red:
==> flow/design.v <==
module alu(
    output[16 - 1:0] data_out,
	 output 							  valid_out,
	 output 							  cmd_out,
	 input [16 - 1:0] data_in,
	 input 							  valid_in,
	 input 							  cmd_in,
	 output 									 amm_read,
	 output[8 - 1:0] amm_address,
	 input [8 - 1:0] amm_readdata,
	 input 									 amm_waitrequest,
	 input[1:0] 							 amm_response,
	 input clk,
	 input rst_n
    );
	reg[2:0] state;
	reg[5:0] nof_operands; 				 
	reg[3:0] opcode; 						 
	reg[7:0] operand[0:63];				 
	reg error;								 
	reg[11:0] result;						 
	reg[5:0] last_index;					 
	reg[5:0] current_index;				 
	reg[5:0] nof;							 
	reg      first_indirect;			 
	reg[7:0] shiftop1, shiftop2;
	wire[1:0] mod = data_in[9:8];		 
	wire[7:0] operand_dir = data_in[7:0];
	wire[7:0] cur_address = operand[current_index];
	wire      bad_address = (cur_address > 'h0F && cur_address < 'h30) || (cur_address > 'h7F && cur_address < 'hA0);
	wire      payload_beat = valid_in && !cmd_in;
	always @(posedge clk) begin
		if(!rst_n) begin
			state <= 3'd0;
		end
		else begin
		case(state)
			3'd0: begin
						if(cmd_in == 1 && valid_in == 1) begin
							opcode <= data_in[11:8];
							nof_operands <= data_in[5:0];
							nof <= data_in[5:0];
							last_index <= 0;
							current_index <= 0;
							first_indirect <= 0;
							shiftop1 <= 0;
							shiftop2 <= 0;
							error <= 0;
							result <= (data_in[11:8] == 1) ? 12'hFFF : 12'h000;
							state <= 3'd1;
							if(data_in[5:0] == 0) begin
								error <= 1;
								state <= 3'd2;
							end
							if(data_in[5:0] != 1 && (data_in[11:8] == 4 || data_in[11:8] == 5 || data_in[11:8] == 6 || data_in[11:8] == 7)) begin
								error <= 1;
								state <= 3'd2;
							end
							if(data_in[5:0] != 2 && (data_in[11:8] == 8 || data_in[11:8] == 9))
								error <= 1;
						end
			end
			3'd1: begin
						if(payload_beat) begin
							if(mod == 2'b00) begin
								case(opcode)
									0: result <= result + operand_dir;
									1: result <= result & operand_dir;
									2:  result <= result | operand_dir;
									3: result <= result ^ operand_dir;
									4: result <= ~{4'b0, operand_dir};
									5: result <= operand_dir + 12'd1;
									6: result <= operand_dir - 12'd1;
									7: result <= ~{4'b0, operand_dir} + 12'd1;
									8, 9: begin
										if(nof == nof_operands) shiftop1 <= operand_dir;
										else shiftop2 <= operand_dir;
									end
									default: ;
								endcase
							end
							if(mod == 2'b01) begin
								operand[last_index] <= operand_dir;
								last_index <= last_index + 1;
								if(nof == nof_operands) first_indirect <= 1;
							end
							nof <= nof - 1;
							if(nof == 1) begin
								if(error || (last_index == 0 && mod != 2'b01))
									state <= 3'd2;
								else
									state <= 3'd4;
							end
						end
			end
			3'd4: begin
				if(bad_address) begin
					error <= 1;
					state <= 3'd2;
				end
				else if(amm_waitrequest == 0) begin
					if(amm_response != 2'b00) begin
						error <= 1;
						state <= 3'd2;
					end
					else begin
						current_index <= current_index + 1;
						case(opcode)
							0: result <= result + amm_readdata;
							1: result <= result & amm_readdata;
							2:  result <= result | amm_readdata;
							3: result <= result ^ amm_readdata;
							4: result <= ~{4'b0, amm_readdata};
							5: result <= amm_readdata + 12'd1;
							6: result <= amm_readdata - 12'd1;
							7: result <= ~{4'b0, amm_readdata} + 12'd1;
							8, 9: begin
								if(first_indirect && current_index == 0) shiftop1 <= amm_readdata;
								else shiftop2 <= amm_readdata;
							end
							default: ;
						endcase
						if(current_index + 1 == last_index)
							state <= 3'd2;
					end
				end
			end
			3'd2: state <= 3'd3;
			default: state <= 3'd0;
		endcase
		end
	end
	reg[16 - 1:0]  		reg_data_out;
	reg 							  		reg_valid_out;
	reg 							  		reg_cmd_out;
	reg[11:0]                     final_result;
	always @(*) begin
		final_result = result;
		if(opcode == 4 || opcode == 7)
			final_result = {4'b0, result[7:0]};
		if(opcode == 8)
			final_result = {4'b0, shiftop1} >> shiftop2;
		if(opcode == 9)
			final_result = {4'b0, shiftop1 << shiftop2};
		if(error == 1)
			final_result = 12'hBAD;
		reg_data_out = 0;
		reg_valid_out = 0;
		reg_cmd_out = 0;
		if(state == 3'd2) begin
			reg_data_out[4] = error;
			reg_data_out[3:0] = opcode;
			reg_valid_out = 1;
			reg_cmd_out = 1;
		end
		if(state == 3'd3) begin
			reg_data_out[11:0] = final_result;
			reg_valid_out = 1;
		end
	end
	assign data_out = reg_data_out;
	assign valid_out = reg_valid_out;
	assign cmd_out = reg_cmd_out;
	assign amm_address = cur_address;
	assign amm_read = (state == 3'd4) && !bad_address;
endmodule
Settings: LEC_CHECK=0, CAP_MARGIN=35, CORE_MARGIN=2, CORE_UTILIZATION=72, CTS_CLUSTER_DIAMETER=100, CTS_CLUSTER_SIZE=15, PLACE_DENSITY_LB_ADDON=0.29, SLEW_MARGIN=40; clock period 3.91 ns.
run.sh (not shown) runs the stock make flow with config.mk's settings and CLKGATE_MAP_FILE=.
In red the implementation completed, yet the final layout does not meet the checks, the culprit being setup timing.
### red -> blue
--- a/flow/config.mk
+++ b/flow/config.mk
@@ -7,8 +7,8 @@
 export LEC_CHECK = 0
-export CAP_MARGIN = 35
+export ABC_AREA = 1
+export CAP_MARGIN = 20
+export CORE_ASPECT_RATIO = 0.91
 export CORE_MARGIN = 2
 export CORE_UTILIZATION = 72
-export CTS_CLUSTER_DIAMETER = 100
-export CTS_CLUSTER_SIZE = 15
-export PLACE_DENSITY_LB_ADDON = 0.29
-export SLEW_MARGIN = 40
+export PLACE_DENSITY = 0.39
+export SLEW_MARGIN = 20
==> flow/constraint.sdc <==
create_clock -name core_clock -period 8.69 [get_ports {clk}]
set_input_delay 1.7380 -clock core_clock [delete_from_list [all_inputs] [get_ports {clk}]]
set_output_delay 1.7380 -clock core_clock [all_outputs]
set_load 0.01 [all_outputs]
## What came out
blue | status: complete | timing, DRC, antenna: pass
blue against red: total power after layout shrank by about 54%; fraction of power consumed by sequential logic shrank by 1.5 points; total global routing overflow held steady; cell area after layout shrank by 1100 um^2.
Cell at the slowest stage of the critical path: sky130_fd_sc_hd__mux4_2 -> red, sky130_fd_sc_hd__clkinv_2 -> blue
In blue relative to red, post-synth area from yosys stat had gone up slightly.
blue against red: power density of the placed cells now smaller; setup slack after layout now larger; number of buffer and inverter stages on the critical path comparable.
Relative to blue, the following input files were edited for green:
--- a/flow/config.mk
+++ b/flow/config.mk
@@ -9,6 +9,8 @@
 export CAP_MARGIN = 20
-export CORE_ASPECT_RATIO = 0.91
 export CORE_MARGIN = 2
 export CORE_UTILIZATION = 72
-export PLACE_DENSITY = 0.39
+export CTS_CLUSTER_SIZE = 99
+export PLACE_DENSITY = 0.38
+export SETUP_SLACK_MARGIN = 0.34
 export SLEW_MARGIN = 20
+export TNS_END_PERCENT = 5
==> flow/constraint.sdc <==
create_clock -name core_clock -period 3.9 [get_ports {clk}]
set_input_delay 0.7800 -clock core_clock [delete_from_list [all_inputs] [get_ports {clk}]]
set_output_delay 0.7800 -clock core_clock [all_outputs]
set_load 0.01 [all_outputs]
Notes after the runs:
From the logs: green reached the end of the flow and failed the layout checks with setup timing. Per the comparison of green with blue, total power after layout has increased; wire length reported by the detailed router has increased; net count of the finished layout has increased; register fraction of the total cell area has decreased; total track usage has increased.
[inputs] orange vs green
--- a/flow/config.mk
+++ b/flow/config.mk
@@ -7,10 +7,7 @@
 export LEC_CHECK = 0
-export ABC_AREA = 1
 export CAP_MARGIN = 20
+export CORE_ASPECT_RATIO = 0.91
 export CORE_MARGIN = 2
 export CORE_UTILIZATION = 72
-export CTS_CLUSTER_SIZE = 99
-export PLACE_DENSITY = 0.38
-export SETUP_SLACK_MARGIN = 0.34
+export PLACE_DENSITY = 0.6
 export SLEW_MARGIN = 20
-export TNS_END_PERCENT = 5
==> flow/constraint.sdc <==
create_clock -name core_clock -period 7.64 [get_ports {clk}]
set_input_delay 1.5280 -clock core_clock [delete_from_list [all_inputs] [get_ports {clk}]]
set_output_delay 1.5280 -clock core_clock [all_outputs]
set_load 0.01 [all_outputs]
### Flow results
Compared with green, orange shows a lower wire length of the first global-routing pass. Complex-gate fraction of the synthesized area, green and orange, higher one = green. Taking orange as 1.0, green lands at 1.4 on count of non-filler cells in the finished layout. No stage failed in orange, and the final checks on the layout all came back clean. Power: orange draws less than green. Looking at green and orange, the latest clock arrival within the worst-skew pair is a wash.
Power and IR drop assume default switching activity.
